==> ember <==
==> flow/design.v (excerpt) <==
module system_bus
	#(parameter DATA_WIDTH = 8, 
	parameter ADDR_WIDTH = 14, 
	parameter NO_OF_MASTER = 4, 
	parameter NO_OF_SLAVE = 8,
	parameter [NO_OF_SLAVE*ADDR_WIDTH-1:0] SLAVE_BASE_ADDR = {14'd10, 14'd20, 14'd30, 14'd40, 14'd50, 14'd60, 14'd70, 14'd80}, 
	parameter [NO_OF_SLAVE*ADDR_WIDTH-1:0] SLAVE_END_ADDR = {14'd19, 14'd29, 14'd39, 14'd49, 14'd59, 14'd69, 14'd79, 14'd89}
	) 
	(
	input clk,
	input reset_n,
	input [ADDR_WIDTH*NO_OF_MASTER-1:0]  addr_avm, 
	output [DATA_WIDTH*NO_OF_MASTER-1:0]  readdata_avm,
	input [DATA_WIDTH*NO_OF_MASTER-1:0]  writedata_avm, 
	input [NO_OF_MASTER-1:0]  readen_avm,
	input [NO_OF_MASTER-1:0]  writeen_avm,
	output [NO_OF_MASTER-1:0]  readvalid_avm,
	output [NO_OF_MASTER-1:0]  writevalid_avm,
	input [NO_OF_MASTER-1:0]  waitrequest_avm,
	input [4*NO_OF_MASTER-1:0]priority_no,
	output [ADDR_WIDTH*NO_OF_SLAVE-1:0]  addr_avs,
	input [DATA_WIDTH*NO_OF_SLAVE-1:0]  readdata_avs,
	output [DATA_WIDTH*NO_OF_SLAVE-1:0]  writedata_avs,
	output [NO_OF_SLAVE-1:0]  readen_avs,
	output [NO_OF_SLAVE-1:0]  writeen_avs,
	input [NO_OF_SLAVE-1:0]  readvalid_avs,
	input [NO_OF_SLAVE-1:0]  writevalid_avs,
	output reg [NO_OF_SLAVE-1:0]  waitrequest_avs
	);
export LEC_CHECK = 0
export ABC_AREA = 1
export CAP_MARGIN = 25
export CELL_PAD_IN_SITES_DETAIL_PLACEMENT = 0
export CELL_PAD_IN_SITES_GLOBAL_PLACEMENT = 1
export CORE_ASPECT_RATIO = 0.85
export CORE_MARGIN = 4
export CORE_UTILIZATION = 17
export CTS_CLUSTER_DIAMETER = 32
export CTS_CLUSTER_SIZE = 72
export GPL_ROUTABILITY_DRIVEN = 0
export GPL_TIMING_DRIVEN = 1
export HOLD_SLACK_MARGIN = 0.02
export MAX_ROUTING_LAYER = met5
export MIN_ROUTING_LAYER = met1
export PLACE_DENSITY_LB_ADDON = 0.09
export SETUP_SLACK_MARGIN = 1.43
export SLEW_MARGIN = 0
export TNS_END_PERCENT = 30
create_clock -name core_clock -period 5.33 [get_ports {clk}]
run.sh (not shown) runs the stock make flow with config.mk's settings and CLKGATE_MAP_FILE=.
==> inputs of onyx, as changes to ember <==
==> flow/config.mk (replaced) <==
export PLATFORM = sky130hd
export DESIGN_NAME = system_bus
export DESIGN_NICKNAME = system_bus
export VERILOG_FILES = /design/flow/design.v
export SDC_FILE = /design/flow/constraint.sdc
export NUM_CORES = 4
export LEC_CHECK = 0
export CAP_MARGIN = 25
export CELL_PAD_IN_SITES_DETAIL_PLACEMENT = 0
export CELL_PAD_IN_SITES_GLOBAL_PLACEMENT = 0
export CORE_ASPECT_RATIO = 0.85
export CORE_MARGIN = 2
export CORE_UTILIZATION = 70
export CTS_CLUSTER_SIZE = 34
export PLACE_DENSITY_LB_ADDON = 0.09
export SLEW_MARGIN = 15
==> flow/constraint.sdc (replaced) <==
create_clock -name core_clock -period 3.67 [get_ports {clk}]
set_input_delay 0.7340 -clock core_clock [delete_from_list [all_inputs] [get_ports {clk}]]
set_output_delay 0.7340 -clock core_clock [all_outputs]
set_load 0.01 [all_outputs]
==> inputs of pepper, as changes to ember <==
--- a/flow/config.mk
+++ b/flow/config.mk
@@ -13,13 +13,8 @@
 export CORE_MARGIN = 4
 export CORE_UTILIZATION = 17
-export CTS_CLUSTER_DIAMETER = 32
 export CTS_CLUSTER_SIZE = 72
-export GPL_ROUTABILITY_DRIVEN = 0
-export GPL_TIMING_DRIVEN = 1
 export HOLD_SLACK_MARGIN = 0.02
-export MAX_ROUTING_LAYER = met5
-export MIN_ROUTING_LAYER = met1
 export PLACE_DENSITY_LB_ADDON = 0.09
-export SETUP_SLACK_MARGIN = 1.43
-export SLEW_MARGIN = 0
-export TNS_END_PERCENT = 30
+export SETUP_SLACK_MARGIN = 0.43
+export SLEW_MARGIN = 15
+export TNS_END_PERCENT = 35
==> notes <==
- Of pepper and ember, ember has the higher clock skew (gap 0.023 ns).
- ember completed without violations. onyx failed in global routing (5_1_grt) with GRT-0232. pepper finished with timing, DRC and antenna clean.
- Of ember and pepper, ember has the higher via count (gap about 2.8%, measured against pepper).
- Synthesized cell count is the same in pepper and ember.
- Against pepper, the cell count of ember is higher by 3.1%.
- Combinational power is about the same in pepper and ember.
==> figures <==
metric                                                                                         ember                       onyx                                      pepper
Area of the mapped netlist                                                                33900 um^2                 31900 um^2                                  33900 um^2
Clock network area share                                                                       14.9%                          -                                       6.72%
Startpoint types                                                                                flop                          -                                        flop
Share of the final layout cell area in multi-input gates                                       30.0%                          -                                       32.8%
Result of the run                                                   no timing/DRC/antenna violations  aborted with a tool error            no timing/DRC/antenna violations
Failing step                                                                                       -   global routing (5_1_grt)                                           -
Reg2Reg Launch Point                                      mux_demux_slave_corresponding_master[1][3]                          -  mux_demux_slave_corresponding_master[1][3]
Highest cell delay on the worst timing path                                                  0.58 ns                          -                                     0.59 ns
Number of flip-flops and latches                                                                 660                          -                                         660
Top Consumer                                                                                   clock                          -                                       clock
Final setup violating endpoints                                                                    0                          -                                           0
Adder Share, Synth                                                                            0.591%                     0.628%                                      0.591%


==> run a <==
system_bus again, from the RTL that the note above started with.
Settings: LEC_CHECK=0, ABC_AREA=1, CAP_MARGIN=20, CELL_PAD_IN_SITES_DETAIL_PLACEMENT=2, CORE_MARGIN=2, CORE_UTILIZATION=40, GPL_ROUTABILITY_DRIVEN=0, GPL_TIMING_DRIVEN=0, MAX_ROUTING_LAYER=met4, MIN_ROUTING_LAYER=met2, PLACE_DENSITY=0.6, SETUP_SLACK_MARGIN=0.15, SLEW_MARGIN=20, TNS_END_PERCENT=10; clock period 7.0 ns.
==> run b (differences from run a) <==
- ABC_AREA: 1 -> not set
- CELL_PAD_IN_SITES_DETAIL_PLACEMENT: 2 -> not set
- GPL_ROUTABILITY_DRIVEN: 0 -> not set
- GPL_TIMING_DRIVEN: 0 -> not set
- MAX_ROUTING_LAYER: met4 -> not set
- MIN_ROUTING_LAYER: met2 -> not set
- SETUP_SLACK_MARGIN: 0.15 -> not set
- TNS_END_PERCENT: 10 -> not set
==> flow/constraint.sdc (replaced) <==
create_clock -name core_clock -period 5.19 [get_ports {clk}]
set_input_delay 1.0380 -clock core_clock [delete_from_list [all_inputs] [get_ports {clk}]]
set_output_delay 1.0380 -clock core_clock [all_outputs]
set_load 0.01 [all_outputs]
==> run c (differences from run a) <==
- ABC_AREA: 1 -> not set
- CELL_PAD_IN_SITES_DETAIL_PLACEMENT: 2 -> not set
- CORE_UTILIZATION: 40 -> 61
- GPL_ROUTABILITY_DRIVEN: 0 -> not set
- GPL_TIMING_DRIVEN: 0 -> not set
- MAX_ROUTING_LAYER: met4 -> not set
- MIN_ROUTING_LAYER: met2 -> not set
- PLACE_DENSITY: 0.6 -> not set
- SETUP_SLACK_MARGIN: 0.15 -> 1.24
- TNS_END_PERCENT: 10 -> not set
==> flow/constraint.sdc (replaced) <==
create_clock -name core_clock -period 4.87 [get_ports {clk}]
set_input_delay 0.9740 -clock core_clock [delete_from_list [all_inputs] [get_ports {clk}]]
set_output_delay 0.9740 -clock core_clock [all_outputs]
set_load 0.01 [all_outputs]
==> notes <==
Of run b and run c, run c has the higher sequential power (gap about 7%, measured against run c). Against run c, the power of run b is lower by 4.9%. Between run b and run a, the lower synthesized area is in run b (gap about 6%, measured against run a). In run c the via count is higher than in run b, by 9.1%. Run c completed with no timing, DRC or antenna violations. Run b ran to the end with no violations. Run a never finished: it broke off in global routing (5_1_grt). Of run b and run c, run b has the higher critical path depth (gap 2). Of run c and run b, run b has the higher clock power (gap about 1%, measured against run b).
==> figures <==
Outcome: run a did not finish; run b finished clean; run c finished clean
Failing step: run a global routing (5_1_grt); run b -; run c -
Fraction of power consumed by sequential logic: run a -; run b 44.4%; run c 45.4%
Detailed route wirelength on metal3: run a -; run b 5270 um; run c 8000 um
Instance count of the mapped netlist: run a 4,150; run b 3,423; run c 3,423
End point of the critical path: run a -; run b mux_demux_slave_corresponding_master[2][3]; run c slave_master_mux_slave_3b[3]
Setup crit start: run a -; run b addr_avm[10]; run c priority_no[1]
Die Ht: run a 295 um; run b 286 um; run c 233 um
Fin. Hold Viols: run a -; run b 0; run c 0
Number of setup buffers added after CTS: run a 0; run b 0; run c 18
First-pass detailed-route iteration total: run a -; run b 7; run c 9
Aggregate routed wire length: run a -; run b 95,300 um; run c 103,000 um
CLK BUF: run a -; run b 110; run c 99
Clock latency on the worst-skew pair: run a -; run b 620 ps; run c 600 ps
Power in sequential cells: run a -; run b 5950 uW; run c 6390 uW


==> job 8450: inputs <==
system_bus again, from the RTL that the note above started with.
clock: 8.98 ns
lec_check: 0
abc_area: 1
cap_margin: 10
cell_pad_in_sites_detail_placement: 1
cell_pad_in_sites_global_placement: 1
core_aspect_ratio: 0.61
core_margin: 4
core_utilization: 40
max_routing_layer: met4
min_routing_layer: met2
slew_margin: 5
==> job 5010: changes against job 8450 <==
ABC_AREA = unset   (was 1)
CAP_MARGIN = 20   (was 10)
CELL_PAD_IN_SITES_DETAIL_PLACEMENT = unset   (was 1)
CELL_PAD_IN_SITES_GLOBAL_PLACEMENT = unset   (was 1)
CORE_ASPECT_RATIO = unset   (was 0.61)
CORE_MARGIN = 2   (was 4)
CORE_UTILIZATION = 58   (was 40)
MAX_ROUTING_LAYER = unset   (was met4)
MIN_ROUTING_LAYER = unset   (was met2)
PLACE_DENSITY = 0.6   (was unset)
SLEW_MARGIN = 20   (was 5)
==> flow/constraint.sdc (replaced) <==
create_clock -name core_clock -period 2.88 [get_ports {clk}]
set_input_delay 0.5760 -clock core_clock [delete_from_list [all_inputs] [get_ports {clk}]]
set_output_delay 0.5760 -clock core_clock [all_outputs]
set_load 0.01 [all_outputs]
==> job 8660: changes against job 8450 <==
CAP_MARGIN = 25   (was 10)
CELL_PAD_IN_SITES_DETAIL_PLACEMENT = 0   (was 1)
CORE_ASPECT_RATIO = 0.85   (was 0.61)
CORE_UTILIZATION = 17   (was 40)
CTS_CLUSTER_SIZE = 72   (was unset)
GPL_ROUTABILITY_DRIVEN = 0   (was unset)
HOLD_SLACK_MARGIN = 0.02   (was unset)
MIN_ROUTING_LAYER = unset   (was met2)
PLACE_DENSITY_LB_ADDON = 0.09   (was unset)
SLEW_MARGIN = 15   (was 5)
TNS_END_PERCENT = 5   (was unset)
==> flow/constraint.sdc (replaced) <==
create_clock -name core_clock -period 5.33 [get_ports {clk}]
set_input_delay 1.0660 -clock core_clock [delete_from_list [all_inputs] [get_ports {clk}]]
set_output_delay 1.0660 -clock core_clock [all_outputs]
set_load 0.01 [all_outputs]
==> job 3149: changes against job 8450 <==
ABC_AREA = unset   (was 1)
CAP_MARGIN = 20   (was 10)
CELL_PAD_IN_SITES_DETAIL_PLACEMENT = unset   (was 1)
CELL_PAD_IN_SITES_GLOBAL_PLACEMENT = unset   (was 1)
CORE_ASPECT_RATIO = unset   (was 0.61)
CORE_MARGIN = 2   (was 4)
CORE_UTILIZATION = 57   (was 40)
MAX_ROUTING_LAYER = unset   (was met4)
MIN_ROUTING_LAYER = unset   (was met2)
SLEW_MARGIN = 20   (was 5)
==> flow/constraint.sdc (replaced) <==
create_clock -name core_clock -period 3.19 [get_ports {clk}]
set_input_delay 0.6380 -clock core_clock [delete_from_list [all_inputs] [get_ports {clk}]]
set_output_delay 0.6380 -clock core_clock [all_outputs]
set_load 0.01 [all_outputs]
==> summary of the runs <==
- The lowest register-to-register slack belongs to job 5010, the highest to job 8660.
- In job 3149 the synthesized cell count is lower than in job 8660, by about 18%.
- Cell count: job 5010 < job 3149 < job 8660.
- Between job 5010 and job 8660, the lower power is in job 8660 (gap 90%, measured against job 8660).
- The highest combinational power belongs to job 5010, the lowest to job 8660.
- Against job 5010, the sequential power of job 3149 is smaller by about 10%.
- Utilization, lowest first: job 8660, job 3149, job 5010.
- Clock power: job 5010 > job 3149 > job 8660.
- Job 8660 produced a clean layout. Job 8450 failed in global routing (5_1_grt). Job 5010 ran to the end with violations: setup timing. Job 3149 reached the layout checks and failed them: hold timing, setup timing.
- Count of clock-buffer cells in the layout: job 8660 > job 5010 > job 3149.
==> figures <==
item                                                              job 5010                   job 3149                  job 8450                 job 8660
Number of stages on the worst setup path                                13                         15                         -                        7
Well-Tap Cells                                                         696                        748                         -                     2660
Core utilization at floorplan                                        58.9%                      57.8%                     40.3%                    17.2%
Area of the core region                                          54100 µm²                  55200 µm²                 84000 µm²               197000 µm²
Number of nets in the finished design                                 4413                       4419                         -                     4809
Part of the cycle the worst path needs                                116%                       105%                         -                    81.7%
Synthesized area per cell                                         9.31 µm²                   9.31 µm²                  8.16 µm²                 8.16 µm²
Synthesized cell area                                            31900 µm²                  31900 µm²                 33900 µm²                33900 µm²
Placed standard-cell area                                        39800 µm²                  39800 µm²                 39300 µm²                41500 µm²
Chip Area, Yosys                                                 31900 µm²                  31900 µm²                 33900 µm²                33900 µm²
Worst clock skew on the final layout                             0.0204 ns                  0.0241 ns                         -                0.0276 ns
Worst-path clk slew                                                0.06 ns                    0.06 ns                         -                  0.06 ns
Number of cells in the finished layout apart from fillers             4955                       5017                         -                     7337
Full die area                                                    56900 µm²                  57800 µm²                 89500 µm²               206000 µm²
Data required time of the worst path                               3.37 ns                    3.68 ns                         -                  4.26 ns
Worst slew margin relative to its limit                              29.9%                      26.4%                         -                    37.9%
Flop Count                                                             660                        660                         -                      660
Worst Setup End Kind                                                  flop                       flop                         -               output pin
# placed instances                                                    4776                       4829                      5580                     7162
Result of the run                                          failed layout checks       failed layout checks    stopped before the end  complete, no violations
Failing step                                                             -                          -  global routing (5_1_grt)                        -
Reasons for failing layout checks                             setup timing  hold timing, setup timing                         -                        -
Power figures rest on the tool's default switching activity, not on a simulated workload.
